==> delta: inputs <==
==> flow/design.v (excerpt) <==
module softmax_4 (
    input wire clk,
    input wire reset,
    input wire start,
    input wire [15:0] in0, in1, in2, in3,     
    output reg [7:0] out0, out1, out2, out3, 
    output reg done
);
==> flow/config.mk <==
export PLATFORM = sky130hd
export DESIGN_NAME = softmax_4
export DESIGN_NICKNAME = softmax_4
export VERILOG_FILES = /design/flow/design.v
export SDC_FILE = /design/flow/constraint.sdc
export NUM_CORES = 4
export LEC_CHECK = 0
export CAP_MARGIN = 25
export CELL_PAD_IN_SITES_GLOBAL_PLACEMENT = 1
export CORE_ASPECT_RATIO = 1.8
export CORE_MARGIN = 6
export CORE_UTILIZATION = 48
export CTS_CLUSTER_DIAMETER = 397
export CTS_CLUSTER_SIZE = 100
export GPL_TIMING_DRIVEN = 1
export MAX_ROUTING_LAYER = met4
export MIN_ROUTING_LAYER = met1
export PLACE_DENSITY_LB_ADDON = 0.24
export SLEW_MARGIN = 5
export TNS_END_PERCENT = 100
==> flow/constraint.sdc <==
create_clock -name core_clock -period 73.5 [get_ports {clk}]
set_input_delay 14.7000 -clock core_clock [delete_from_list [all_inputs] [get_ports {clk}]]
set_output_delay 14.7000 -clock core_clock [all_outputs]
set_load 0.01 [all_outputs]
run.sh (not shown) runs the stock make flow with config.mk's settings and CLKGATE_MAP_FILE=.
==> inputs of maple, as changes to delta <==
Settings changed: CAP_MARGIN 25 to 20, CELL_PAD_IN_SITES_GLOBAL_PLACEMENT 1 to unset, CORE_ASPECT_RATIO 1.8 to unset, CORE_MARGIN 6 to 2, CORE_UTILIZATION 48 to 70, CTS_CLUSTER_DIAMETER 397 to unset, CTS_CLUSTER_SIZE 100 to 36, GPL_TIMING_DRIVEN 1 to unset, MAX_ROUTING_LAYER met4 to unset, MIN_ROUTING_LAYER met1 to unset, PLACE_DENSITY_LB_ADDON 0.24 to unset, SETUP_SLACK_MARGIN set to 2.82, SLEW_MARGIN 5 to 20, TNS_END_PERCENT 100 to unset.
==> flow/constraint.sdc (replaced) <==
create_clock -name core_clock -period 19.9 [get_ports {clk}]
set_input_delay 3.9800 -clock core_clock [delete_from_list [all_inputs] [get_ports {clk}]]
set_output_delay 3.9800 -clock core_clock [all_outputs]
set_load 0.01 [all_outputs]
==> inputs of xenon, as changes to delta <==
Settings changed: CAP_MARGIN 25 to 20, CELL_PAD_IN_SITES_GLOBAL_PLACEMENT 1 to unset, CORE_ASPECT_RATIO 1.8 to unset, CORE_MARGIN 6 to 2, CORE_UTILIZATION 48 to 58, CTS_CLUSTER_DIAMETER 397 to unset, CTS_CLUSTER_SIZE 100 to unset, GPL_TIMING_DRIVEN 1 to unset, MAX_ROUTING_LAYER met4 to unset, MIN_ROUTING_LAYER met1 to unset, PLACE_DENSITY_LB_ADDON 0.24 to unset, SLEW_MARGIN 5 to 20, TNS_END_PERCENT 100 to unset.
==> flow/constraint.sdc (replaced) <==
create_clock -name core_clock -period 56.0 [get_ports {clk}]
set_input_delay 11.2000 -clock core_clock [delete_from_list [all_inputs] [get_ports {clk}]]
set_output_delay 11.2000 -clock core_clock [all_outputs]
set_load 0.01 [all_outputs]
==> results.json <==
{
  "core_area_um2": 140000,
  "dp_cells": 17512,
  "chipArea_um2": 144000,
  "die_x_um": 379,
  "row_count": 137,
  "fp_util": 0.706,
  "dpl_cell_area_um2": 129000,
  "status": "aborted with a tool error",
  "error_message": "[ERROR DPL-0033] detailed placement checks failed during check placement.",
  "place_ws_ns": -36.11,
  "stop_stage": "clock tree synthesis",
  "die_h_um": 379
}
That was maple.
==> results.json <==
{
  "status": "finished clean",
  "fa_ha_area_frac": 0.404,
  "fmax_mhz": 18.4,
  "use_met3": 0.0453,
  "clockPowerShare": 0.020,
  "dpl_cell_area_um2": 113000,
  "place_ws_ns": -1.81,
  "core_area_um2": 169000,
  "drtIter0Drc": 6559,
  "chipArea_um2": 173000,
  "dp_cells": 15914,
  "die_h_um": 416,
  "die_x_um": 416,
  "num-multi-input-gates": 10411,
  "grt_max_degree": 71,
  "top_layer_used": "met5",
  "cts_made_buffers": 17,
  "diodes": 1,
  "fp_util": 0.583,
  "row_count": 151
}
That was xenon.
==> results.json <==
{
  "row_count": 222,
  "status": "finished clean",
  "clock_sinks": 133,
  "die_x_um": 350,
  "dpl_cell_area_um2": 103000,
  "core_area_um2": 204000,
  "place_ws_ns": 4.01,
  "use_met1": 0.301,
  "finalMaxSlewViolations": 0,
  "die_h_um": 620,
  "dp_cells": 14980,
  "cp-startpoint": "exp0[1]$_SDFFE_PP0P_",
  "chipArea_um2": 217000
}
That was delta.

==> 07-23: inputs <==
==> flow/design.v <==
module softmax_4 (
    input wire clk,
    input wire reset,
    input wire start,
    input wire [15:0] in0, in1, in2, in3,     
    output reg [7:0] out0, out1, out2, out3, 
    output reg done
);
    parameter IDLE = 2'd0, EXP = 2'd1, DIVIDE = 2'd2, DONE = 2'd3;
    reg [1:0] state;
    reg [15:0] exp0, exp1, exp2, exp3;
    wire [17:0] sum_exp;
    reg [7:0] result0, result1, result2, result3;
    always @(posedge clk or posedge reset) begin
        if (reset)
            state <= IDLE;
        else begin
            case (state)
                IDLE:    state <= (start) ? EXP : IDLE;
                EXP:     state <= DIVIDE;
                DIVIDE:  state <= DONE;
                DONE:    state <= IDLE;
                default: state <= IDLE;
            endcase
        end
    end
    wire [31:0] x_sq0, x_sq1, x_sq2, x_sq3;
    assign x_sq0 = in0 * in0;
    assign x_sq1 = in1 * in1;
    assign x_sq2 = in2 * in2;
    assign x_sq3 = in3 * in3;
    assign sum_exp = exp0 + exp1 + exp2 + exp3;
    always @(posedge clk) begin
        if (reset) begin
            exp0 <= 0; exp1 <= 0; exp2 <= 0; exp3 <= 0;
            done <= 0;
        end else begin
            case (state)
                EXP: begin
                    exp0 <= 16'd256 + in0 + (x_sq0 >> 9);
                    exp1 <= 16'd256 + in1 + (x_sq1 >> 9);
                    exp2 <= 16'd256 + in2 + (x_sq2 >> 9);
                    exp3 <= 16'd256 + in3 + (x_sq3 >> 9);
                end
                DIVIDE: begin
                    if (sum_exp != 0) begin
                        result0 <= ({8'd0, exp0} * 24'd255) / sum_exp;
                        result1 <= ({8'd0, exp1} * 24'd255) / sum_exp;
                        result2 <= ({8'd0, exp2} * 24'd255) / sum_exp;
                        result3 <= ({8'd0, exp3} * 24'd255) / sum_exp;
                    end else begin
                        result0 <= 0;
                        result1 <= 0;
                        result2 <= 0;
                        result3 <= 0;
                    end
                end
                DONE: begin
                    out0 <= result0;
                    out1 <= result1;
                    out2 <= result2;
                    out3 <= result3;
                    done <= 1;
                end
                default: begin
                    done <= 0;
                end
            endcase
        end
    end
endmodule
==> flow/run.sh <==
#!/bin/bash
# the make line also repeats each setting of config.mk as NAME=value (left out here)
make -C /OpenROAD-flow-scripts/flow DESIGN_CONFIG=/design/flow/config.mk WORK_HOME=/design/flow/orfs CLKGATE_MAP_FILE= finish
==> flow/config.mk <==
export PLATFORM = sky130hd
export DESIGN_NAME = softmax_4
export DESIGN_NICKNAME = softmax_4
export VERILOG_FILES = /design/flow/design.v
export SDC_FILE = /design/flow/constraint.sdc
export NUM_CORES = 4
export LEC_CHECK = 0
export ABC_AREA = 1
export CAP_MARGIN = 0
export CORE_MARGIN = 2
export CORE_UTILIZATION = 72
export CTS_CLUSTER_DIAMETER = 390
export CTS_CLUSTER_SIZE = 10
export PLACE_DENSITY = 0.4
export SLEW_MARGIN = 20
export TNS_END_PERCENT = 5
==> flow/constraint.sdc <==
create_clock -name core_clock -period 27.5 [get_ports {clk}]
set_input_delay 5.5000 -clock core_clock [delete_from_list [all_inputs] [get_ports {clk}]]
set_output_delay 5.5000 -clock core_clock [all_outputs]
set_load 0.01 [all_outputs]
==> inputs of 09-26, as changes to 07-23 <==
- CAP_MARGIN: 0 -> 20
- CTS_CLUSTER_DIAMETER: 390 -> 238
- CTS_CLUSTER_SIZE: 10 -> 100
- TNS_END_PERCENT: 5 -> not set
==> inputs of 11-19, as changes to 07-23 <==
- ABC_AREA: 1 -> not set
- CAP_MARGIN: 0 -> 20
- CORE_UTILIZATION: 72 -> 40
- CTS_CLUSTER_DIAMETER: 390 -> not set
- CTS_CLUSTER_SIZE: 10 -> not set
- PLACE_DENSITY: 0.4 -> not set
- TNS_END_PERCENT: 5 -> not set
==> flow/constraint.sdc (replaced) <==
create_clock -name core_clock -period 57.9 [get_ports {clk}]
set_input_delay 11.5800 -clock core_clock [delete_from_list [all_inputs] [get_ports {clk}]]
set_output_delay 11.5800 -clock core_clock [all_outputs]
set_load 0.01 [all_outputs]
==> inputs of 04-08, as changes to 07-23 <==
- ABC_AREA: 1 -> not set
- CAP_MARGIN: 0 -> 20
- CORE_UTILIZATION: 72 -> 63
- CTS_CLUSTER_DIAMETER: 390 -> not set
- CTS_CLUSTER_SIZE: 10 -> not set
- PLACE_DENSITY: 0.4 -> not set
- TNS_END_PERCENT: 5 -> not set
==> flow/constraint.sdc (replaced) <==
create_clock -name core_clock -period 46.3 [get_ports {clk}]
set_input_delay 9.2600 -clock core_clock [delete_from_list [all_inputs] [get_ports {clk}]]
set_output_delay 9.2600 -clock core_clock [all_outputs]
set_load 0.01 [all_outputs]
==> results.txt <==
Implementation status.

- For this design, Yosys synthesis ends with a cell count of 12311.
- The gate-level netlist out of Yosys references 123 unique cell types.
- The row count is 182.
- The simple-gate portion of the synthesized area is 18.3%.
- After technology mapping, the gate count stands at 12311.
- The aoi/oai-family share of the synthesized area is 19.8%.
- The stat command in Yosys gives a chip area of 98500 sq um.
- The total nets after synthesis is 15011.
- The vertical die dimension is 500 um.
- In this run, the synthesized area fraction spent on xor and xnor cells is recorded as 5.96%.
- The placement summary gives the final routability congestion estimate as 0.974.
- The run finished with no timing, DRC or antenna violations.
- The area of the mapped netlist is 98500 sq um.
- The post-synthesis cell type with the largest instance count is ha_1.
- The multiplexer fraction of the synthesized cell area is 5.33%.
- The floorplan step defined a core boundary enclosing 245000 sq um.
- The cell-mix breakdown from Yosys lists the adder-cell area share as 40.4%.
-- figures above: 11-19

==> results.txt <==
Item: results of the latest flow run.

- The flow did not finish.
- The last stage the flow got to is detailed placement (3_5_place_dp).
- The tool reported: "[ERROR DPL-0033] detailed placement checks failed during check placement".
- The simple-gate portion of the synthesized area is 22.6%.
- When the netlist entered floorplanning its net count stood at 17248.
- Measured against the total synthesized area, the mux share comes to 0.0599%.
- The synthesized chip area reported by yosys is 100000 sq um.
- Counting distinct cell types in the post-synthesis netlist gives 90.
- Per the post-synthesis report, the number of cells in the design is 14548.
- The fraction of the mapped netlist area in adder cells is 39.7%.
- The floorplan has 136 rows.
-- figures above: 07-23

==> results.txt <==
Item: results of the latest flow run.

- The post-synthesis cell type with the largest instance count is nand2_1.
- The fraction of the mapped netlist area in adder cells is 39.7%.
- According to the logs, the last stage reached was detailed placement (3_5_place_dp).
- After synthesis, the chip area reported by Yosys is 100000 sq um.
- The synthesized instance count is 14548.
- The cell-mix breakdown from Yosys lists the simple-gate area share as 22.6%.
- At floorplan, the net count of the design was reported as 17248.
- The flow did not finish.
- The tool reported: "Error: detail_place.tcl, 38 bad optional access".
- The area of the core is 138000 sq um.
- Of the total synthesized cell area, the portion taken by XOR and XNOR cells is 8.19%.
- For this design, Yosys synthesis ends with a cell count of 14548.
- Routability-driven placement finished with a final weighted congestion of 1.03.
- Before any placement, the netlist area is recorded as 100000 sq um.
- The number of distinct standard cells referenced by the synthesized netlist is 90.
-- figures above: 09-26

==> results.txt <==
Item: results of the latest flow run.

- The row count is 145.
- Among all cell types in the netlist, the one instantiated most often is ha_1.
- After Yosys synthesis, AND-OR and OR-AND compound gates account for 19.8% of the synthesized area.
- The tool reported: "[ERROR GRT-0232] Routing congestion too high. Check the congestion heatmap in the GUI".
- After Yosys synthesis, full adders, half adders and majority gates account for 40.4% of the synthesized area.
- The run stopped with a tool error.
- Counting every instance in the synthesized netlist gives 12311.
- The synth_stat.txt file lists the number of cells as 12311.
- The synthesized chip area reported by yosys is 98500 sq um.
- The synthesized netlist devotes 18.3% of its cell area to simple gates.
- The vertical die dimension is 399 um.
- The number of nets in the synthesized netlist is 15011.
- The portion of synthesized area spent on multiplexers is 5.33%.
- The last stage the flow got to is global routing (5_1_grt).
- In this run the standard cell core region covers 156000 sq um.
-- figures above: 04-08

